## run 1
## cpu
module cpu 
	(output wire [7:0] address,
	 output wire [7:0] to_memory,
	 output wire write,
	 input wire [7:0] from_memory, 
     input wire clk, reset);
Size: roughly 51 flip-flops, ~27 I/O pins, ~6200 sq um of cells after synthesis.
Settings: LEC_CHECK=0, CAP_MARGIN=25, CELL_PAD_IN_SITES_DETAIL_PLACEMENT=0, CORE_ASPECT_RATIO=1.83, CORE_MARGIN=5, CORE_UTILIZATION=67, CTS_CLUSTER_DIAMETER=78, GPL_TIMING_DRIVEN=0, MIN_ROUTING_LAYER=met1, PLACE_DENSITY_LB_ADDON=0.04, SETUP_SLACK_MARGIN=-0.42, SLEW_MARGIN=20; clock period 8.01 ns.
run.sh (not shown) runs the stock make flow with config.mk's settings and CLKGATE_MAP_FILE=.
The flow did not stop early for run 1: all stages ran, and the layout cleared the timing, DRC and antenna checks.
Relative to run 1, the following input files were edited for run 2:
Settings: a deleted CELL_PAD_IN_SITES_DETAIL_PLACEMENT that had been 0; a deleted PLACE_DENSITY_LB_ADDON that had been 0.04; a change of CORE_MARGIN from 5 to 2; a change of CTS_CLUSTER_DIAMETER from 78 to 93; a deleted CORE_ASPECT_RATIO that had been 1.83; a change of CAP_MARGIN from 25 to 20; a deleted SETUP_SLACK_MARGIN that had been -0.42; a deleted MIN_ROUTING_LAYER that had been met1; a change of CORE_UTILIZATION from 67 to 72; a deleted GPL_TIMING_DRIVEN that had been 0; a change of the clock period (ns, I/O delays scaled along) from 8.01 to 3.58.
[summary]
Although run 2 finished all stages, its layout failed final checks on setup timing. Looking at met3 track demand over resource, run 2 sits below run 1. Run 2 ended up with to_memory[2] as its timing endpoint of the critical path; run 1 ended up with to_memory[5]. Type of the worst min-delay path = in2async: run 2; type of the worst min-delay path = reg2reg: run 1. Sequential power in run 2 is about 150% higher than in run 1. Against run 1, run 2 comes in 6.6 points higher on starting density of the core. Run 2 has less setup slack than run 1. Looking at clock skew across both flows, run 2 is the weaker of the two, with run 1 ahead.
Modified inputs, run 3 compared to run 2
Settings: setting ABC_AREA to 1 for the first time; removing CTS_CLUSTER_DIAMETER (formerly 93); changing CORE_UTILIZATION from 72 to 68; changing the clock period (ns, I/O delays scaled along) from 3.58 to 5.17.
### Flow results
- Across run 2 and run 3, a clean result was obtained everywhere but in run 2.
- Total cells reported by yosys after synthesis, run 3 and run 2, lower one = run 2.
- In the flow results for run 3 and run 2, the relative slew slack is larger on run 3.
- Between run 2 and run 3, the flow reports net count entering floorplan increasing by more than 10%.

========
Starting RTL as in the previous note.
## cpu
module cpu 
	(output wire [7:0] address,
	 output wire [7:0] to_memory,
	 output wire write,
	 input wire [7:0] from_memory, 
     input wire clk, reset);
make LEC_CHECK=0 CAP_MARGIN=20 CELL_PAD_IN_SITES_GLOBAL_PLACEMENT=2 CORE_ASPECT_RATIO=0.65 CORE_MARGIN=2 CORE_UTILIZATION=40 CTS_CLUSTER_SIZE=53 GPL_ROUTABILITY_DRIVEN=0 GPL_TIMING_DRIVEN=1 SLEW_MARGIN=5 finish   # period 6.73 ns
The first run ran to the end with no violations.
==> next run, changes <==
Settings changed: CORE_ASPECT_RATIO 0.65 to 1.03, CORE_MARGIN 2 to 5, CORE_UTILIZATION 40 to 19, CTS_CLUSTER_DIAMETER set to 169, GPL_ROUTABILITY_DRIVEN 0 to 1, GPL_TIMING_DRIVEN 1 to 0, MIN_ROUTING_LAYER set to met2, PLACE_DENSITY_LB_ADDON set to 0.25, TNS_END_PERCENT set to 50.
Result:
- The changed run produced a clean layout
- clock power is lower by about 5%
- worst setup slack loses 100 ps
- global-route usage is lower by 4.8 points
- utilization is lower by 22 points
- count of clock-buffer cells in the layout is lower by 1
- final cell count is higher by 26%
- cell area is higher by 7.3%
- worst hold slack loses 3.1 ps
- routed wire length is higher by 24%
- first-iteration DRC count is higher by 110%
==> next run, changes <==
Settings changed: CELL_PAD_IN_SITES_GLOBAL_PLACEMENT 2 to unset, CORE_ASPECT_RATIO 1.03 to unset, CORE_MARGIN 5 to 2, CORE_UTILIZATION 19 to 64, CTS_CLUSTER_DIAMETER 169 to unset, CTS_CLUSTER_SIZE 53 to unset, GPL_ROUTABILITY_DRIVEN 1 to unset, GPL_TIMING_DRIVEN 0 to unset, MIN_ROUTING_LAYER met2 to unset, PLACE_DENSITY_LB_ADDON 0.25 to unset, SLEW_MARGIN 5 to 20, TNS_END_PERCENT 50 to unset.
Clock period 6.73 ns to 4.03 ns, I/O delays scaled along.
The changed run completed with no timing, DRC or antenna violations.
Critical path depth decreases by 1.
Final cell count falls by 25%.
Register-to-register slack degrades by 2100 ps.
Area after synthesis does not change.
Global-route usage went up by 17 points.
Synthesized cell count does not change.
Clock skew is lower by 7.9 ps.
Via count drops by 25%.
Design area came out lower by 6.5%.
Total power is higher by 52%.
Non-clock buffer count shrinks by 33.
==> next run, changes <==
Settings changed: CORE_UTILIZATION 64 to 68, CTS_CLUSTER_SIZE set to 37.
Clock period 4.03 ns to 2.78 ns, I/O delays scaled along.
=> With this change the flow ended with an error in global routing with GRT-0116; die size came out lower by 5.7%; synthesized area does not change; synthesized cell count stays the same.

========
the previous run:
Starting RTL as in the previous note.
Settings: LEC_CHECK=0, ABC_AREA=1, CAP_MARGIN=0, CORE_MARGIN=2, CORE_UTILIZATION=72, CTS_CLUSTER_DIAMETER=93, CTS_CLUSTER_SIZE=74, PLACE_DENSITY=0.42, SETUP_SLACK_MARGIN=0.33, SLEW_MARGIN=20; clock period 3.1 ns.
In summary, the previous run completed successfully, with a layout that passed the timing, DRC and antenna checks.
Here is what was changed in the inputs of the current run compared with the previous run.
- changing CORE_UTILIZATION from 72 to 62
- changing CTS_CLUSTER_SIZE from 74 to 94
- removing CTS_CLUSTER_DIAMETER (formerly 93)
- removing PLACE_DENSITY (formerly 0.42)
- removing SETUP_SLACK_MARGIN (formerly 0.33)
- changing CAP_MARGIN from 0 to 20
- changing the clock period (ns, I/O delays scaled along) from 3.1 to 7.19
Notes after the runs:
The current run: done, clean on timing, DRC and antenna. The current run against the previous run: overall power has decreased, cell total after placement went up 0.65%, clock group share of total power lower. The current run has total core area above what the previous run had.
No activity file was given, so power comes from the tool's default toggle rates.
